## tpumac
module tpumac
 #(parameter BITS_AB=8,
   parameter BITS_C=16)
  (
   input clk, rst_n, WrEn, en,
   input signed [BITS_AB-1:0] Ain,
   input signed [BITS_AB-1:0] Bin,
   input signed [BITS_C-1:0] Cin,
   output reg signed [BITS_AB-1:0] Aout,
   output reg signed [BITS_AB-1:0] Bout,
   output reg signed [BITS_C-1:0] Cout
  );
For scale: roughly 32 flip-flops.
==> flow/config.mk <==
export PLATFORM = sky130hd
export DESIGN_NAME = tpumac
export DESIGN_NICKNAME = tpumac
export VERILOG_FILES = /design/flow/design.v
export SDC_FILE = /design/flow/constraint.sdc
export NUM_CORES = 4
export LEC_CHECK = 0
export ABC_AREA = 1
export CAP_MARGIN = 20
export CORE_MARGIN = 2
export CORE_UTILIZATION = 57
export CTS_CLUSTER_DIAMETER = 297
export CTS_CLUSTER_SIZE = 98
export SLEW_MARGIN = 20
==> flow/constraint.sdc <==
create_clock -name core_clock -period 3.67 [get_ports {clk}]
set_input_delay 0.7340 -clock core_clock [delete_from_list [all_inputs] [get_ports {clk}]]
set_output_delay 0.7340 -clock core_clock [all_outputs]
set_load 0.01 [all_outputs]
run.sh (not shown) runs the stock make flow with config.mk's settings and CLKGATE_MAP_FILE=.
The starting point finished but failed the layout checks on setup timing.
Then changed:
- ABC_AREA: 1 -> unset
- CELL_PAD_IN_SITES_DETAIL_PLACEMENT: unset -> 2
- CELL_PAD_IN_SITES_GLOBAL_PLACEMENT: unset -> 1
- CORE_UTILIZATION: 57 -> 69
- CTS_CLUSTER_DIAMETER: 297 -> 246
- CTS_CLUSTER_SIZE: 98 -> 66
- GPL_ROUTABILITY_DRIVEN: unset -> 1
- GPL_TIMING_DRIVEN: unset -> 0
- HOLD_SLACK_MARGIN: unset -> 0.24
- PLACE_DENSITY: unset -> 0.74
- TNS_END_PERCENT: unset -> 60
The changed run died in global placement (GPL-0301).
Die area went down by about a fifth.
Synthesized area went down by a few percent.
Synthesized cell count went down by a quarter to a third.

* * *

run A:
Starting RTL as in the previous note.
clock: 4.1 ns
lec_check: 0
abc_area: 1
cap_margin: 20
core_margin: 2
core_utilization: 58
cts_cluster_diameter: 398
cts_cluster_size: 73
slew_margin: 20
Every stage of run A finished as expected; the final checks, on the other hand, flagged setup timing, which means the layout fails.
> inputs changed (run A -> run B)
- CTS_CLUSTER_DIAMETER removed (was 398)
- CTS_CLUSTER_SIZE removed (was 73)
- ABC_AREA removed (was 1)
- CORE_UTILIZATION changed from 58 to 40
- the clock period (ns, I/O delays scaled along) changed from 4.1 to 5.2
==> comparison <==
- Changes observed in run B relative to run A: die size moved up, x dimension of the die now larger, number of cells on the worst reg-to-reg path decreased 3.
- Per the final summary, run B finished and its layout is clean on timing, DRC and antenna.
Here is what was changed in the inputs of run C compared with run B.
- CTS_CLUSTER_DIAMETER: unset -> 27
- CORE_UTILIZATION: 40 -> 65
- On worst hold margin, run C and run B are neck and neck.
- Run C against run B: synthesized netlist net count held steady, total detailed-routing wirelength grew by about 5.6%, post-layout instance area shrank by 1.4%.
- In terms of required time of the worst setup path, run B and run C differ only marginally.
What run D does differently from run C at the input level:
- an added PLACE_DENSITY_LB_ADDON of 0.06
- a deleted CTS_CLUSTER_DIAMETER that had been 27
- a change of CORE_UTILIZATION from 65 to 40
- an added SETUP_SLACK_MARGIN of -0.24
Results
- Run D had finished all stages when the layout checks came back failing, citing setup timing.
- Number of ordinary and repair buffers in the finished layout, run C and run D: smaller value in run C
- Compared with run C, in run D summed standard-cell area reported by yosys held steady; final-layout worst hold slack now sits at about the same level; number of DRC markers in iteration 0 now sits lower; via count went down by 3.9%; minimum setup slack after placement rose 0.068 ns.
- Compared with run C, run D shows cell area higher by 43 sq um.
- Between run C and run D, the count of instances resized after the clock tree is built is lower for run D.
- Summary: with run C as the reference, maximum clock frequency in run D moved down by a few percent.
--- input diff run D..run E ---
- removing PLACE_DENSITY_LB_ADDON (formerly 0.06)
- changing SETUP_SLACK_MARGIN from -0.24 to -0.26
- setting PLACE_DENSITY to 0.95 for the first time
- setting TNS_END_PERCENT to 10 for the first time
Run E finished all stages; layout check result: FAIL, due to setup timing.
Looking at global-route usage, run E sits 2.8 points above run D.
There was hardly any difference in chip footprint between run E and run D.
Setup slack in run E is smaller than in run D.
Sort run E and run D by minimum clock period after layout asc -> top: run D
Final wirelength deteriorates in run E relative to run D.
Here is what was changed in the inputs of run F compared with run E.
- TNS_END_PERCENT no longer set, was 10
- CORE_UTILIZATION now 72, was 40
- SETUP_SLACK_MARGIN no longer set, was -0.26
- CTS_CLUSTER_SIZE now 25, previously not set
- CTS_CLUSTER_DIAMETER now 27, previously not set
- PLACE_DENSITY_LB_ADDON now 0.25, previously not set
- PLACE_DENSITY no longer set, was 0.95
Findings:
- From run E to run F the numbers moved as follows: height of the chip fell 25%, horizontal extent of the die fell 25%, cell count after placement fell 66.
- | post-placement setup slack | run F vs run E | 0.15 ns lower |
- Run F did not finish: a tool error stopped it during clock tree synthesis.
- Between run F and run E, the synthesized cell count does not differ in any meaningful way.

* * *

== v34 ==
Starting RTL as in the previous note.
Settings: LEC_CHECK=0, ABC_AREA=1, CAP_MARGIN=20, CORE_ASPECT_RATIO=0.52, CORE_MARGIN=10, CORE_UTILIZATION=40, CTS_CLUSTER_SIZE=34, GPL_ROUTABILITY_DRIVEN=1, HOLD_SLACK_MARGIN=0.19, PLACE_DENSITY_LB_ADDON=0.12, SLEW_MARGIN=20, TNS_END_PERCENT=60; clock period 5.2 ns.
v34 completed; timing, DRC and antenna clean
#### Input delta (v25 over v34)
==> flow/config.mk <==
export PLATFORM = sky130hd
export DESIGN_NAME = tpumac
export DESIGN_NICKNAME = tpumac
export VERILOG_FILES = /design/flow/design.v
export SDC_FILE = /design/flow/constraint.sdc
export NUM_CORES = 4
export LEC_CHECK = 0
export CAP_MARGIN = 20
export CORE_MARGIN = 2
export CORE_UTILIZATION = 62
export PLACE_DENSITY_LB_ADDON = 0.12
export SETUP_SLACK_MARGIN = -0.26
export SLEW_MARGIN = 20
==> results <==
v34 and v25: one clean run, v34; the rest did not finish clean. v25 finished all stages; layout check result: FAIL, due to negative setup slack. Compared with v34, in v25 total stage count of the critical path went down 6, area fraction in mux cells went up 6.2 points. v34 -> v25: maximum frequency decreased by a few percent. Per the comparison of v25 with v34, synthesized area went down, worst-case clock buffer depth held steady, global-route usage went up, worst setup slack lost 300 ps.
What v40 does differently from v25 at the input level:
diff --git a/flow/config.mk b/flow/config.mk
--- a/flow/config.mk
+++ b/flow/config.mk
@@ -8,6 +8,6 @@
 export CAP_MARGIN = 20
 export CORE_MARGIN = 2
-export CORE_UTILIZATION = 62
-export PLACE_DENSITY_LB_ADDON = 0.12
-export SETUP_SLACK_MARGIN = -0.26
+export CORE_UTILIZATION = 64
+export CTS_CLUSTER_DIAMETER = 38
+export HOLD_SLACK_MARGIN = -0.08
 export SLEW_MARGIN = 20
==> results <==
No stage failed in v40, and the final checks on the layout all came back clean.
Layout overhead on the synthesized area: v25 and v40 compared, lower one is v25
Weighted congestion reported at the end of routability-driven placement, v25 and v40: smaller value in v40
On proportion of cell area spent on the clock network, v25 and v40 are basically level.
Diff v25 -> v40: final standard cell count with taps included and fillers excluded moved up, final period demand of the worst path fell by 310 ps, number of failing setup endpoints in the final timing report -4, area of the die down about 3%.

* * *

alpha:
tpumac again, from the RTL that the note above started with.
clock: 3.67 ns
lec_check: 0
abc_area: 1
cap_margin: 20
cell_pad_in_sites_global_placement: 3
core_margin: 2
core_utilization: 30
cts_cluster_diameter: 297
cts_cluster_size: 98
slew_margin: 20
From the logs: alpha reached the end of the flow and failed the layout checks with setup timing.
Input-level comparison between beta and alpha:
Settings: ABC_AREA no longer set, was 1; CELL_PAD_IN_SITES_GLOBAL_PLACEMENT no longer set, was 3; CORE_UTILIZATION now 57, was 30; CTS_CLUSTER_SIZE now 100, was 98; SETUP_SLACK_MARGIN now 0.98, previously not set.
Results
Status beta: flow complete, layout not clean - setup timing. In the metrics for alpha and beta, the one carrying the lower via count is beta. Measured against beta, the die size of alpha comes out at 2.0 times the reference value. Looking at final critical-path share of the clock period across alpha and beta, the one that comes out lower is alpha. alpha -> beta: non-clock buffer count decreased by a few percent. alpha → beta: met3 wire length shows a reduction of 58 um; total cell area reported by yosys after synthesis shows a reduction of 6.4%; wire length after detailed routing shows a reduction of 19%; critical path depth in cells shows a reduction of 3. Going from alpha to beta, sequential share of layout area grows by 1.3 points. Shortest period the worst path allows in beta is 160 ps higher than in alpha.
The following lists how gamma was set up differently from beta:
Settings: SETUP_SLACK_MARGIN no longer set, was 0.98; CORE_UTILIZATION now 30, was 57; CTS_CLUSTER_SIZE now 99, was 100; ABC_AREA now 1, previously not set; PLACE_DENSITY now 0.89, previously not set.
Notes after the runs:
Status gamma: flow complete, layout not clean - setup timing
Sort beta and gamma by multiplexer fraction of the synthesized cell area asc -> top: gamma
Mean instance size in the synthesized netlist delta for gamma relative to beta: about 23% lower
Synthesized cell count sits higher in gamma than in beta.
Going from beta to gamma, overall routed net length picked up an extra 30%.
### gamma -> delta
Settings: a change of PLACE_DENSITY from 0.89 to 0.66; an added CELL_PAD_IN_SITES_GLOBAL_PLACEMENT of 1; an added GPL_TIMING_DRIVEN of 1; a change of SLEW_MARGIN from 20 to 40; an added HOLD_SLACK_MARGIN of 0.24; an added GPL_ROUTABILITY_DRIVEN of 1; a change of CTS_CLUSTER_SIZE from 99 to 66; an added CELL_PAD_IN_SITES_DETAIL_PLACEMENT of 1; a change of CORE_UTILIZATION from 30 to 69; a change of CTS_CLUSTER_DIAMETER from 297 to 246; an added SETUP_SLACK_MARGIN of 0.44; an added TNS_END_PERCENT of 60.
Findings:
Flow for delta halted at global placement without I/O (3_1_place_gp_skip_io), error code GPL-0301.
To summarise gamma: no stage aborted, but the layout did not pass its checks, failing on setup timing.
delta: height of the chip lower than gamma
gamma -> delta: core area decreased by more than half
From gamma to delta the numbers moved as follows: horizontal die dimension went down 33%, die area decreased by 55% relative to the old numbers, initial core utilization grew by 40 points.
What epsilon does differently from delta at the input level:
Settings: CTS_CLUSTER_SIZE changed from 66 to 95; HOLD_SLACK_MARGIN removed (was 0.24); GPL_ROUTABILITY_DRIVEN removed (was 1); CELL_PAD_IN_SITES_DETAIL_PLACEMENT removed (was 1); GPL_TIMING_DRIVEN removed (was 1); SETUP_SLACK_MARGIN changed from 0.44 to 1.05; SLEW_MARGIN changed from 40 to 20; CELL_PAD_IN_SITES_GLOBAL_PLACEMENT removed (was 1); TNS_END_PERCENT removed (was 60); CTS_CLUSTER_DIAMETER changed from 246 to 297; PLACE_DENSITY removed (was 0.66); CORE_UTILIZATION changed from 69 to 30.
Findings:
- The runs compared here, delta and epsilon, all ended either early or with open violations.
- delta failed in global placement without I/O (3_1_place_gp_skip_io) with GPL-0301.
- Changes observed in epsilon relative to delta: height of the chip went up 49%, number of cell rows moved up, area fraction in full adders, half adders and majority gates has remained practically unchanged.
- Per the comparison of epsilon with delta, number of flops mapped to enable cells by yosys stayed essentially flat; core area rose by about 130%.
- Die area for epsilon: 0.0088 sq mm up relative to delta
- Higher die extent in x was reported by epsilon, not delta.
- Net count after synthesis came out exactly the same in delta and epsilon.
- From epsilon to delta, area after synthesis did not move at all.
- Initial core utilization (epsilon over delta): decrease, 40 points

* * *

## build 12
Starting RTL as in the previous note.
export LEC_CHECK = 0
export CAP_MARGIN = 20
export CORE_MARGIN = 2
export CORE_UTILIZATION = 72
export CTS_CLUSTER_DIAMETER = 43
export CTS_CLUSTER_SIZE = 25
export PLACE_DENSITY_LB_ADDON = 0.25
export SLEW_MARGIN = 20
create_clock -name core_clock -period 4.95 [get_ports {clk}]
The log for build 12 ends in 4_1_cts with error DPL-0038, so the run never completed.
Modified inputs, build 49 compared to build 12
-- flow/config.mk --
<<< build 12, line 9
export CORE_MARGIN = 2
export CORE_UTILIZATION = 72
export CTS_CLUSTER_DIAMETER = 43
export CTS_CLUSTER_SIZE = 25
export PLACE_DENSITY_LB_ADDON = 0.25
export SLEW_MARGIN = 20
>>> build 49, line 9
export CORE_MARGIN = 2
export CORE_UTILIZATION = 64
export CTS_CLUSTER_DIAMETER = 43
export SLEW_MARGIN = 20
- Area after synthesis: build 49 vs build 12 identical
- Routability congestion estimate delta for build 49 relative to build 12: 0.0082 higher
- As far as number of placed I/O pins goes, build 49 and build 12 are indistinguishable; the numbers are identical.
- From build 49 to build 12, synthesized cell count did not move at all.
- No crash in build 49: every stage finished, but the layout fails its final checks due to negative setup slack.
- As far as synthesized flop and latch total goes, build 49 and build 12 are indistinguishable; the numbers are identical.
- The cell row count reported for build 49 is greater than that of build 12 by about 7%.
- Taking build 12 as the reference, in build 49 half-perimeter wire length after detailed placement has decreased; horizontal extent of the die now larger; initial core utilization now sits lower; chip area line of the yosys report comparable.
- Build 12 -> build 49: aoi/oai-family share of the synthesized area delta 0, exact match
#### Input delta (build 58 over build 49)
-- flow/config.mk --
<<< build 49, line 9
export CORE_MARGIN = 2
export CORE_UTILIZATION = 64
export CTS_CLUSTER_DIAMETER = 43
export SLEW_MARGIN = 20
>>> build 58, line 9
export CORE_MARGIN = 2
export CORE_UTILIZATION = 40
export SLEW_MARGIN = 20
==> flow/constraint.sdc <==
create_clock -name core_clock -period 5.09 [get_ports {clk}]
set_input_delay 1.0180 -clock core_clock [delete_from_list [all_inputs] [get_ports {clk}]]
set_output_delay 1.0180 -clock core_clock [all_outputs]
set_load 0.01 [all_outputs]
==> comparison <==
- Build 58 | stages: all done | timing, DRC, antenna: all pass
- Compared with build 49, placer's final routability congestion estimate in build 58 decreased by a few percent.
- Changes observed in build 58 relative to build 49: die footprint saw an increase.
- Taking build 49 as the reference, in build 58 die extent in y climbed 25%, worst setup slack climbed 0.15 ns, global-route usage dropped 13 points.
- Build 58 drops fewer vias than build 49.
- Compared to build 49, the routing of build 58 uses less wire.
Setup changes, build 58 to build 64
-- flow/config.mk --
<<< build 58, line 9
export CORE_MARGIN = 2
export CORE_UTILIZATION = 40
export SLEW_MARGIN = 20
>>> build 64, line 9
export CORE_MARGIN = 2
export CORE_UTILIZATION = 66
export SETUP_SLACK_MARGIN = 1.14
export SLEW_MARGIN = 20
==> flow/constraint.sdc <==
create_clock -name core_clock -period 4.46 [get_ports {clk}]
set_input_delay 0.8920 -clock core_clock [delete_from_list [all_inputs] [get_ports {clk}]]
set_output_delay 0.8920 -clock core_clock [all_outputs]
set_load 0.01 [all_outputs]
--- outcome ---
- The final report for build 64 shows a completed flow and a layout that fails verification, specifically negative setup slack.
- On setup slack after layout: build 64 sits below build 58.
- Per the comparison of build 64 with build 58, worst hold slack moved up; required time of the worst setup path moved down.
- In the tables for build 58 and build 64, total wirelength of the detailed-routed design reads lower with build 58.
- The overall global routing resource usage in build 64 sits 20 points above the value recorded for build 58.

* * *

tpumac again, from the RTL that the note above started with.
make LEC_CHECK=0 CAP_MARGIN=0 CORE_MARGIN=2 CORE_UTILIZATION=70 CTS_CLUSTER_DIAMETER=379 CTS_CLUSTER_SIZE=31 PLACE_DENSITY=0.37 SETUP_SLACK_MARGIN=-0.23 SLEW_MARGIN=20 finish   # period 3.11 ns
The baseline ended with an error in clock tree synthesis with DPL-0033.
Edit:
Settings changed: CAP_MARGIN 0 to 20, CTS_CLUSTER_DIAMETER 379 to 43, CTS_CLUSTER_SIZE 31 to 37, PLACE_DENSITY 0.37 to not set.
Clock period 3.11 ns to 4.95 ns, I/O delays scaled along.
The changed run aborted during global routing.
Synthesized area is unchanged.
Die size does not change.
Synthesized cell count is unchanged.
Edit:
Settings changed: ABC_AREA set to 1, CORE_UTILIZATION 70 to 72, CTS_CLUSTER_DIAMETER 43 to 27, CTS_CLUSTER_SIZE 37 to not set, PLACE_DENSITY_LB_ADDON set to 0.19, SETUP_SLACK_MARGIN -0.23 to not set.
The changed run failed in clock tree synthesis on DPL-0033.
Die size went up by a few percent.
Synthesized area went up by a few percent.
Synthesized cell count went up by well over a third.
